Design k580vm80a, start of the top module:
module k580vm80a
(
   input         pin_clk,        
   input         pin_f1,         
   input         pin_f2,         
   input         pin_reset,      
   output [15:0] pin_a,          
   output  [7:0] pin_dout,       
   input   [7:0] pin_din,        
   output        pin_aena,       
   output        pin_dena,       
   input         pin_hold,      
   output        pin_hlda,      
   input         pin_ready,     
   output        pin_wait,      
   input         pin_int,       
   output        pin_inte,      
   output        pin_sync,      
   output        pin_dbin,      
   output        pin_wr_n
);
Size in the first run: roughly 1,300 cells after synthesis, about 250 flip-flops, ~14,000 um^2 of cells after synthesis.
Settings: LEC_CHECK=0, CAP_MARGIN=20, CELL_PAD_IN_SITES_DETAIL_PLACEMENT=0, CELL_PAD_IN_SITES_GLOBAL_PLACEMENT=3, CORE_MARGIN=2, CORE_UTILIZATION=25, CTS_CLUSTER_DIAMETER=40, GPL_ROUTABILITY_DRIVEN=1, GPL_TIMING_DRIVEN=1, MAX_ROUTING_LAYER=met5, PLACE_DENSITY_LB_ADDON=0.21, SLEW_MARGIN=10, TNS_END_PERCENT=15; clock period 5.18 ns.
run.sh (not shown) runs the stock make flow with config.mk's settings and CLKGATE_MAP_FILE=.
The baseline ran to the end with no violations.
Rerun with:
- ABC_AREA: not set -> 1
- CELL_PAD_IN_SITES_DETAIL_PLACEMENT: 0 -> not set
- CELL_PAD_IN_SITES_GLOBAL_PLACEMENT: 3 -> not set
- CORE_UTILIZATION: 25 -> 72
- CTS_CLUSTER_DIAMETER: 40 -> not set
- GPL_ROUTABILITY_DRIVEN: 1 -> not set
- GPL_TIMING_DRIVEN: 1 -> not set
- PLACE_DENSITY_LB_ADDON: 0.21 -> not set
- SETUP_SLACK_MARGIN: not set -> 1.02
- SLEW_MARGIN: 10 -> 40
- TNS_END_PERCENT: 15 -> not set
- clock period: 5.18 -> 3.88 ns (I/O delays scaled with it)
=> Now the flow failed in global routing (GRT-0232); die area goes down by 67%; area after synthesis goes down by 6.7%; synthesized cell count goes up by 3.4%.

* * *

k580vm80a again, from the RTL that the note above started with.
## k580vm80a
module k580vm80a
(
   input         pin_clk,        
   input         pin_f1,         
   input         pin_f2,         
   input         pin_reset,      
   output [15:0] pin_a,          
   output  [7:0] pin_dout,       
   input   [7:0] pin_din,        
   output        pin_aena,       
   output        pin_dena,       
   input         pin_hold,      
   output        pin_hlda,      
   input         pin_ready,     
   output        pin_wait,      
   input         pin_int,       
   output        pin_inte,      
   output        pin_sync,      
   output        pin_dbin,      
   output        pin_wr_n
);
wire  [7:0]    d;
reg   [7:0]    db, di;
reg   [15:0]   a;
wire           clk, f1, f2;
reg            abufena, db_ena, db_stb, dbin_pin, dbinf2;
reg            reset;
wire           ready;
wire           dbin_ext;
reg            t851, t404, t382, t383, t712, t735, t773;
reg            hold, hlda_pin;
wire           hlda, h889;
  ...
make LEC_CHECK=0 ABC_AREA=1 CAP_MARGIN=20 CORE_MARGIN=2 CORE_UTILIZATION=68 CTS_CLUSTER_DIAMETER=33 CTS_CLUSTER_SIZE=45 PLACE_DENSITY_LB_ADDON=0.07 SETUP_SLACK_MARGIN=1.06 SLEW_MARGIN=20 finish   # period 3.6 ns
The first run aborted during global routing.
==> next run, changes <==
- CORE_UTILIZATION: 68 -> 72
- CTS_CLUSTER_DIAMETER: 33 -> 398
- CTS_CLUSTER_SIZE: 45 -> not set
- PLACE_DENSITY_LB_ADDON: 0.07 -> not set
- SETUP_SLACK_MARGIN: 1.06 -> 0.25
After rerunning: The new run failed in global routing. Die size shrinks by 5.4%. Area after synthesis stays the same. Synthesized cell count does not change.
==> next run, changes <==
- CORE_ASPECT_RATIO: not set -> 0.92
- CORE_UTILIZATION: 72 -> 68
- CTS_CLUSTER_DIAMETER: 398 -> not set
- CTS_CLUSTER_SIZE: not set -> 29
- SETUP_SLACK_MARGIN: 0.25 -> -0.27
- The changed run completed and failed the layout checks on negative setup slack
- synthesized cell count stays the same
- die area came out higher by a few percent
- synthesized area does not change
==> next run, changes <==
- ABC_AREA: 1 -> not set
- CORE_ASPECT_RATIO: 0.92 -> not set
- CORE_UTILIZATION: 68 -> 64
- CTS_CLUSTER_SIZE: 29 -> not set
- SETUP_SLACK_MARGIN: -0.27 -> not set
- clock period: 3.6 -> 4.13 ns (I/O delays scaled with it)
Result: The changed run finished but failed the layout checks on negative setup slack; worst hold slack barely changes; total power goes down by 9.4%; combinational power goes down by about 6%; critical path depth goes down by 13; area after synthesis goes up by 7.2%; non-clock buffer count goes down by 39; routed wire length goes down by 4.4%; die area goes up by 13%; synthesized cell count goes down by 3.3%.

* * *

Starting RTL as in the previous note.
// k580vm80a
module k580vm80a
(
   input         pin_clk,        
   input         pin_f1,         
   input         pin_f2,         
   input         pin_reset,      
   output [15:0] pin_a,          
   output  [7:0] pin_dout,       
   input   [7:0] pin_din,        
   output        pin_aena,       
   output        pin_dena,       
   input         pin_hold,      
   output        pin_hlda,      
   input         pin_ready,     
   output        pin_wait,      
   input         pin_int,       
   output        pin_inte,      
   output        pin_sync,      
   output        pin_dbin,      
   output        pin_wr_n
);
make LEC_CHECK=0 ABC_AREA=1 CAP_MARGIN=20 CORE_MARGIN=2 CORE_UTILIZATION=66 SLEW_MARGIN=20 finish   # period 3.6 ns
The first run completed and failed the layout checks on setup timing.
Then changed:
--- a/flow/config.mk
+++ b/flow/config.mk
@@ -8 +7,0 @@
-export ABC_AREA = 1
@@ -11 +10 @@
-export CORE_UTILIZATION = 66
+export CORE_UTILIZATION = 17
==> flow/constraint.sdc (replaced) <==
create_clock -name core_clock -period 6.48 [get_ports {pin_clk}]
set_input_delay 1.2960 -clock core_clock [delete_from_list [all_inputs] [get_ports {pin_clk}]]
set_output_delay 1.2960 -clock core_clock [all_outputs]
set_load 0.01 [all_outputs]
After rerunning: The new run finished with timing, DRC and antenna clean; synthesized area came out higher by 7.2%; power came out lower by about 50%; setup slack gets better by 1.6 ns; clock skew came out lower by 0.0038 ns; die area came out higher to 4.0 times its value; via count came out lower by about 15%; hold slack gets worse by 0.016 ns; non-clock buffer count came out lower by 199; final cell count came out higher by about 27%; routed wire length came out lower by about 8%.
Then changed:
--- a/flow/config.mk
+++ b/flow/config.mk
@@ -10 +10,2 @@
-export CORE_UTILIZATION = 17
+export CORE_UTILIZATION = 40
+export CTS_CLUSTER_SIZE = 56
@@ -11,0 +13 @@
+export TNS_END_PERCENT = 60
==> flow/constraint.sdc (replaced) <==
create_clock -name core_clock -period 3.88 [get_ports {pin_clk}]
set_input_delay 0.7760 -clock core_clock [delete_from_list [all_inputs] [get_ports {pin_clk}]]
set_output_delay 0.7760 -clock core_clock [all_outputs]
set_load 0.01 [all_outputs]
With this change the flow reached the layout checks and failed them: setup timing.
Via count went up by 4.2%.
Sequential share of layout area went down by 3.4 points.
Power went up by 84%.
Then changed:
--- a/flow/config.mk
+++ b/flow/config.mk
@@ -7,0 +8 @@
+export ABC_AREA = 1
@@ -9,3 +10,5 @@
-export CORE_MARGIN = 2
-export CORE_UTILIZATION = 40
-export CTS_CLUSTER_SIZE = 56
+export CELL_PAD_IN_SITES_GLOBAL_PLACEMENT = 2
+export CORE_MARGIN = 3
+export CORE_UTILIZATION = 72
+export MAX_ROUTING_LAYER = met5
+export SETUP_SLACK_MARGIN = 1.02
@@ -13 +15,0 @@
-export TNS_END_PERCENT = 60
=>
- The new run died in global placement without I/O (3_1_place_gp_skip_io), error GPL-0301
- synthesized cell count goes up by 3.4%
- die area is lower by 46%
- synthesized area drops by 6.7%
Then changed:
--- a/flow/config.mk
+++ b/flow/config.mk
@@ -8 +7,0 @@
-export ABC_AREA = 1
@@ -10,5 +9,2 @@
-export CELL_PAD_IN_SITES_GLOBAL_PLACEMENT = 2
-export CORE_MARGIN = 3
-export CORE_UTILIZATION = 72
-export MAX_ROUTING_LAYER = met5
-export SETUP_SLACK_MARGIN = 1.02
+export CORE_MARGIN = 2
+export CORE_UTILIZATION = 40
==> flow/constraint.sdc (replaced) <==
create_clock -name core_clock -period 6.48 [get_ports {pin_clk}]
set_input_delay 1.2960 -clock core_clock [delete_from_list [all_inputs] [get_ports {pin_clk}]]
set_output_delay 1.2960 -clock core_clock [all_outputs]
set_load 0.01 [all_outputs]
After rerunning: The new run produced a clean layout; die area is higher by 84%; synthesized cell count fell by 3.3%; area after synthesis went up by 7.2%.

* * *

## run 1
k580vm80a again, from the RTL that the note above started with.
Design k580vm80a, start of the top module:
module k580vm80a
(
   input         pin_clk,        
   input         pin_f1,         
   input         pin_f2,         
   input         pin_reset,      
   output [15:0] pin_a,          
   output  [7:0] pin_dout,       
   input   [7:0] pin_din,        
   output        pin_aena,       
   output        pin_dena,       
   input         pin_hold,      
   output        pin_hlda,      
   input         pin_ready,     
   output        pin_wait,      
   input         pin_int,       
   output        pin_inte,      
   output        pin_sync,      
   output        pin_dbin,      
   output        pin_wr_n
);
clock: 3.73 ns
lec_check: 0
cap_margin: 20
core_margin: 2
core_utilization: 68
cts_cluster_size: 29
slew_margin: 20
What the final checks of run 1 revealed, after a flow that finished every stage, was a layout that fails on negative setup slack.
#### Input delta (run 2 over run 1)
Settings: removing CTS_CLUSTER_SIZE (formerly 29); changing CORE_UTILIZATION from 68 to 57; changing the clock period (ns, I/O delays scaled along) from 3.73 to 6.29.
--- outcome ---
- Run 2 reached the end of the flow, and the finished layout is clean on the timing, DRC and antenna checks.
- Clock-buffer cell count down 4 in run 2 wrt run 1
- Comparing run 1 and run 2, initial antenna violation count is lower on run 2.
- Compare run 1 and run 2 | register-to-register slack higher: run 2
- Compare run 1 and run 2 | routed via count divided by cell count higher: run 1
- Going from run 1 to run 2, chip area grew by more than 10%.
- Re flop share of the area: run 2 is 6.2 points up on run 1.
- Compared with run 1, run 2 shows a lower routed wire length.
> inputs changed (run 2 -> run 3)
Settings: changing CORE_UTILIZATION from 57 to 66; setting ABC_AREA to 1 for the first time; setting CTS_CLUSTER_SIZE to 71 for the first time; changing the clock period (ns, I/O delays scaled along) from 6.29 to 3.75.
Findings:
Run 2 -> run 3: global-route wire length before repair decreased by a few percent. Number of buffers added for setup after CTS was higher in the run labelled run 3. Summary — sequential cell power, run 3 relative to run 2: higher, by 69%. Run 3 ends up with a power of the combinational group that is 93% higher than in run 2. Although run 3 finished all stages, its layout failed final checks on negative setup slack. The part of the cycle the worst path needs reported for run 3 is greater than that of run 2 by 18 points. Critical path depth (run 3 over run 2): increase, 10. When run 3 is set beside run 2, its part of the total power dissipated in combinational logic turns out to be 3.2 points larger. Final non-filler cell area: run 3 > run 2. Chip area from the yosys synthesis statistics in run 3 is 940 µm² below run 2.
### run 3 -> run 4
Settings: an added CTS_CLUSTER_DIAMETER of 212; a change of CORE_UTILIZATION from 66 to 71; a deleted ABC_AREA that had been 1; a deleted CTS_CLUSTER_SIZE that had been 71; a change of the clock period (ns, I/O delays scaled along) from 3.75 to 5.41.
Results
Re post-synthesis register bit count: no difference whatsoever between run 4 and run 3.
Post-layout net count: run 4 < run 3
Run 4 against run 3: share of the yosys chip area belonging to registers lower; combinational cell power lower; via count higher.
Share of final layout cell area taken by non-clock buffers came out lower on run 4 than on run 3.
Run comparison: run 4 slowest cell on the critical path sky130_fd_sc_hd__a2111oi_4; run 3 slowest cell on the critical path sky130_fd_sc_hd__edfxtp_1
Lower layout-stage area growth over the synthesis result was reported by run 4, not run 3.
Run 4 went all the way through synthesis, placement and routing and the layout is clean on timing, DRC and antenna.
Compared to run 3, run 4 has hold slack 0.019 ns lower.
Power is estimated from default activity; no workload was simulated.
